==> flow/design.v (excerpt) <==
module AXIS_FIR_v1_0 # 
    (
        parameter integer C_S_AXIS_TDATA_WIDTH	= 16,
        parameter integer C_M_AXIS_TDATA_WIDTH	= 32,
        parameter integer C_M_AXIS_START_COUNT	= 32
    )
    (
        input wire [3:0] s_axis_tkeep,
        output wire [3:0] m_axis_tkeep,
        input wire  s_axis_aclk,
        input wire  s_axis_aresetn,
        output wire  s_axis_tready,
        input wire [C_S_AXIS_TDATA_WIDTH-1 : 0] s_axis_tdata,
        input wire [(C_S_AXIS_TDATA_WIDTH/8)-1 : 0] s_axis_tstrb,
        input wire  s_axis_tlast,
        input wire  s_axis_tvalid,
        input wire  m_axis_aclk,
        input wire  m_axis_aresetn,
        output wire  m_axis_tvalid,
        output wire [C_M_AXIS_TDATA_WIDTH-1 : 0] m_axis_tdata,
        output wire [(C_M_AXIS_TDATA_WIDTH/8)-1 : 0] m_axis_tstrb,
        output wire  m_axis_tlast,
        input wire  m_axis_tready
    );
    wire [C_S_AXIS_TDATA_WIDTH-1 : 0] fir_data_in;
    wire [C_M_AXIS_TDATA_WIDTH-1 : 0] fir_data_out;
    wire enable_fir;
    AXIS_FIR_v1_0_S_AXIS # ( 
        .C_S_AXIS_TDATA_WIDTH(C_S_AXIS_TDATA_WIDTH)
    ) AXIS_FIR_v1_0_S_AXIS_inst (
        .s_axis_tkeep(s_axis_tkeep),
        .enable_fir(enable_fir),
        .fir_data_in(fir_data_in),
        .S_AXIS_ACLK(s_axis_aclk),
        .S_AXIS_ARESETN(s_axis_aresetn),
        .S_AXIS_TREADY(s_axis_tready),
        .S_AXIS_TDATA(s_axis_tdata),
        .S_AXIS_TSTRB(s_axis_tstrb),
        .S_AXIS_TLAST(s_axis_tlast),
        .S_AXIS_TVALID(s_axis_tvalid)
    );
    AXIS_FIR_v1_0_M_AXIS # ( 
        .C_M_AXIS_TDATA_WIDTH(C_M_AXIS_TDATA_WIDTH),
        .C_M_START_COUNT(C_M_AXIS_START_COUNT)
    ) AXIS_FIR_v1_0_M_AXIS_inst (
        .m_axis_tkeep(m_axis_tkeep),
  ...
Size: about 7400 cells after synthesis.
Settings: LEC_CHECK=0, CAP_MARGIN=20, CORE_ASPECT_RATIO=0.78, CORE_MARGIN=4, CORE_UTILIZATION=40, GPL_TIMING_DRIVEN=0, SLEW_MARGIN=20; clock period 8.0 ns.
run.sh (not shown) runs the stock make flow with config.mk's settings and CLKGATE_MAP_FILE=.
Next try:
Settings changed: ABC_AREA set to 1, CAP_MARGIN 20 to 30, CORE_ASPECT_RATIO 0.78 to not set, CORE_MARGIN 4 to 2, GPL_ROUTABILITY_DRIVEN set to 0, GPL_TIMING_DRIVEN 0 to not set, MAX_ROUTING_LAYER set to met4, MIN_ROUTING_LAYER set to met2, PLACE_DENSITY set to 0.41, SETUP_SLACK_MARGIN set to -0.36.
Clock-buffer cell count rises by 16.
Cell area rises by 8.3%.
Clock skew falls by 0.040 ns.
Cell count rises by 25%.
Maximum frequency rises by 23%.
Area after synthesis rises by 8.2%.
Non-clock buffer count falls by 40.
Next try:
Settings changed: CORE_ASPECT_RATIO set to 1.35, CORE_MARGIN 2 to 5, CORE_UTILIZATION 40 to 43, CTS_CLUSTER_SIZE set to 32, HOLD_SLACK_MARGIN set to 0.27.
Clock period 8.0 ns to 11.6 ns, I/O delays scaled along.
Utilization goes up by 2.8 points. Flip-flop count does not change. Clock-buffer cell count goes down by 17. Routed wire length stays flat. First-iteration DRC count goes up by about 19%. Fmax goes up by 0.98%. Setup slack is better by 3.7 ns. Final cell count goes down by about 1.9%. Synthesized cell count is unchanged. Die size goes down by 4.4%.
Next try:
Settings changed: ABC_AREA 1 to not set, CAP_MARGIN 30 to 20, CORE_ASPECT_RATIO 1.35 to not set, CORE_MARGIN 5 to 2, CORE_UTILIZATION 43 to 40, CTS_CLUSTER_SIZE 32 to not set, GPL_ROUTABILITY_DRIVEN 0 to not set, HOLD_SLACK_MARGIN 0.27 to not set, MAX_ROUTING_LAYER met4 to not set, MIN_ROUTING_LAYER met2 to not set, PLACE_DENSITY 0.41 to not set, SETUP_SLACK_MARGIN -0.36 to not set.
Clock period 11.6 ns to 8.0 ns, I/O delays scaled along.
What happened:
- The changed run finished with timing, DRC and antenna clean
- first-iteration DRC count came out lower by 81%
- routed wire length came out lower by 32%
- final area came out lower by 7.2%
- global-route usage came out lower by 22 points
- area after synthesis came out lower by 7.6%
- count of clock-buffer cells in the layout came out higher by 12
- synthesized cell count came out lower by 23%
- maximum frequency came out lower by 14%

========
== run 1 ==
AXIS_FIR_v1_0 again, from the RTL that the note above started with.
// AXIS_FIR_v1_0
module AXIS_FIR_v1_0 # 
    (
        parameter integer C_S_AXIS_TDATA_WIDTH	= 16,
        parameter integer C_M_AXIS_TDATA_WIDTH	= 32,
        parameter integer C_M_AXIS_START_COUNT	= 32
    )
    (
        input wire [3:0] s_axis_tkeep,
        output wire [3:0] m_axis_tkeep,
        input wire  s_axis_aclk,
        input wire  s_axis_aresetn,
        output wire  s_axis_tready,
        input wire [C_S_AXIS_TDATA_WIDTH-1 : 0] s_axis_tdata,
        input wire [(C_S_AXIS_TDATA_WIDTH/8)-1 : 0] s_axis_tstrb,
        input wire  s_axis_tlast,
        input wire  s_axis_tvalid,
        input wire  m_axis_aclk,
        input wire  m_axis_aresetn,
        output wire  m_axis_tvalid,
        output wire [C_M_AXIS_TDATA_WIDTH-1 : 0] m_axis_tdata,
        output wire [(C_M_AXIS_TDATA_WIDTH/8)-1 : 0] m_axis_tstrb,
        output wire  m_axis_tlast,
        input wire  m_axis_tready
    );
    wire [C_S_AXIS_TDATA_WIDTH-1 : 0] fir_data_in;
    wire [C_M_AXIS_TDATA_WIDTH-1 : 0] fir_data_out;
    wire enable_fir;
    AXIS_FIR_v1_0_S_AXIS # ( 
        .C_S_AXIS_TDATA_WIDTH(C_S_AXIS_TDATA_WIDTH)
    ) AXIS_FIR_v1_0_S_AXIS_inst (
        .s_axis_tkeep(s_axis_tkeep),
        .enable_fir(enable_fir),
        .fir_data_in(fir_data_in),
        .S_AXIS_ACLK(s_axis_aclk),
        .S_AXIS_ARESETN(s_axis_aresetn),
        .S_AXIS_TREADY(s_axis_tready),
        .S_AXIS_TDATA(s_axis_tdata),
        .S_AXIS_TSTRB(s_axis_tstrb),
        .S_AXIS_TLAST(s_axis_tlast),
        .S_AXIS_TVALID(s_axis_tvalid)
    );
    AXIS_FIR_v1_0_M_AXIS # ( 
        .C_M_AXIS_TDATA_WIDTH(C_M_AXIS_TDATA_WIDTH),
        .C_M_START_COUNT(C_M_AXIS_START_COUNT)
    ) AXIS_FIR_v1_0_M_AXIS_inst (
        .m_axis_tkeep(m_axis_tkeep),
        .enable_fir(enable_fir),
        .fir_data_out(fir_data_out),
        .M_AXIS_ACLK(s_axis_aclk),
        .M_AXIS_ARESETN(s_axis_aresetn),
        .M_AXIS_TVALID(m_axis_tvalid),
        .M_AXIS_TDATA(m_axis_tdata),
        .M_AXIS_TSTRB(m_axis_tstrb),
        .M_AXIS_TLAST(m_axis_tlast),
        .M_AXIS_TREADY(m_axis_tready)
    );
    FIR LPF_FIR_inst (
        .clk(s_axis_aclk),
        .reset(s_axis_aresetn),
        .enable_fir(enable_fir),
  ...
Settings: LEC_CHECK=0, CAP_MARGIN=15, CORE_MARGIN=2, CORE_UTILIZATION=72, CTS_CLUSTER_DIAMETER=28, CTS_CLUSTER_SIZE=44, HOLD_SLACK_MARGIN=-0.08, SETUP_SLACK_MARGIN=2.03, SLEW_MARGIN=20; clock period 6.8 ns.
Changes in run 2 relative to run 1:
==> flow/config.mk <==
export PLATFORM = sky130hd
export DESIGN_NAME = AXIS_FIR_v1_0
export DESIGN_NICKNAME = AXIS_FIR_v1_0
export VERILOG_FILES = /design/flow/design.v
export SDC_FILE = /design/flow/constraint.sdc
export NUM_CORES = 4
export LEC_CHECK = 0
export CAP_MARGIN = 20
export CORE_MARGIN = 2
export CORE_UTILIZATION = 64
export SLEW_MARGIN = 20
==> flow/constraint.sdc <==
create_clock -name core_clock -period 5.96 [get_ports {s_axis_aclk}]
set_input_delay 1.1920 -clock core_clock [delete_from_list [all_inputs] [get_ports {s_axis_aclk}]]
set_output_delay 1.1920 -clock core_clock [all_outputs]
set_load 0.01 [all_outputs]
[summary]
- Apart from run 2, each of run 1 and run 2 ends the flow with a layout that passes the timing, DRC and antenna checks.
- Although it ran to completion, run 2 produced a layout that fails the final checks because of negative setup slack.
- Number of buffers inserted during clock tree synthesis in run 2 is 99 lower than in run 1
- Changes observed in run 2 relative to run 1: global-route track usage on met1 decreased 5.8 points, final tally of setup violations increased 7, placer congestion estimate decreased 1.2%, count of inserted tapcells increased 10%.
- As far as clock sink total goes, run 1 and run 2 are indistinguishable; the numbers are identical.
Setup changes, run 2 to run 3
diff --git a/flow/config.mk b/flow/config.mk
--- a/flow/config.mk
+++ b/flow/config.mk
@@ -7,5 +7,7 @@
 export LEC_CHECK = 0
+export ABC_AREA = 1
 export CAP_MARGIN = 20
 export CORE_MARGIN = 2
-export CORE_UTILIZATION = 64
+export CORE_UTILIZATION = 40
+export SETUP_SLACK_MARGIN = -0.36
 export SLEW_MARGIN = 20
==> flow/constraint.sdc <==
create_clock -name core_clock -period 8.0 [get_ports {s_axis_aclk}]
set_input_delay 1.6000 -clock core_clock [delete_from_list [all_inputs] [get_ports {s_axis_aclk}]]
set_output_delay 1.6000 -clock core_clock [all_outputs]
set_load 0.01 [all_outputs]
==> results <==
Run 3 was carried through to the last stage, and its layout satisfied the timing, DRC and antenna checks.
Transition at the pin with the smallest max-transition slack: run 2 vs run 3, no meaningful difference
Re total cells reported by yosys after synthesis: run 3 and run 2 aren't equal, and the lower value belongs to run 2.
Summary of run 3 over run 2: tightest slew margin relative to the limit held steady; met1 layer wirelength in the final routing grew by about 30%.
For run 4, these inputs were changed with respect to run 3:
diff --git a/flow/config.mk b/flow/config.mk
--- a/flow/config.mk
+++ b/flow/config.mk
@@ -10,4 +10,4 @@
 export CORE_MARGIN = 2
-export CORE_UTILIZATION = 40
-export SETUP_SLACK_MARGIN = -0.36
+export CORE_UTILIZATION = 72
+export PLACE_DENSITY = 0.35
 export SLEW_MARGIN = 20
==> flow/constraint.sdc <==
create_clock -name core_clock -period 4.59 [get_ports {s_axis_aclk}]
set_input_delay 0.9180 -clock core_clock [delete_from_list [all_inputs] [get_ports {s_axis_aclk}]]
set_output_delay 0.9180 -clock core_clock [all_outputs]
set_load 0.01 [all_outputs]
## What came out
Run status, run 4: aborted in global routing (5_1_grt), error GRT-0232
Comparing the two runs side by side, run 4 comes out behind run 3 on worst setup timing slack at the placement stage.
Standard-cell row count (higher): run 3
NOTE: overall die width in run 4 falls short of that of run 3
Cmp run 3 and run 4 / fraction of the core area occupied by cells at floorplan / higher: run 4
[run 4] routability congestion estimate rose 0.058 relative to run 3
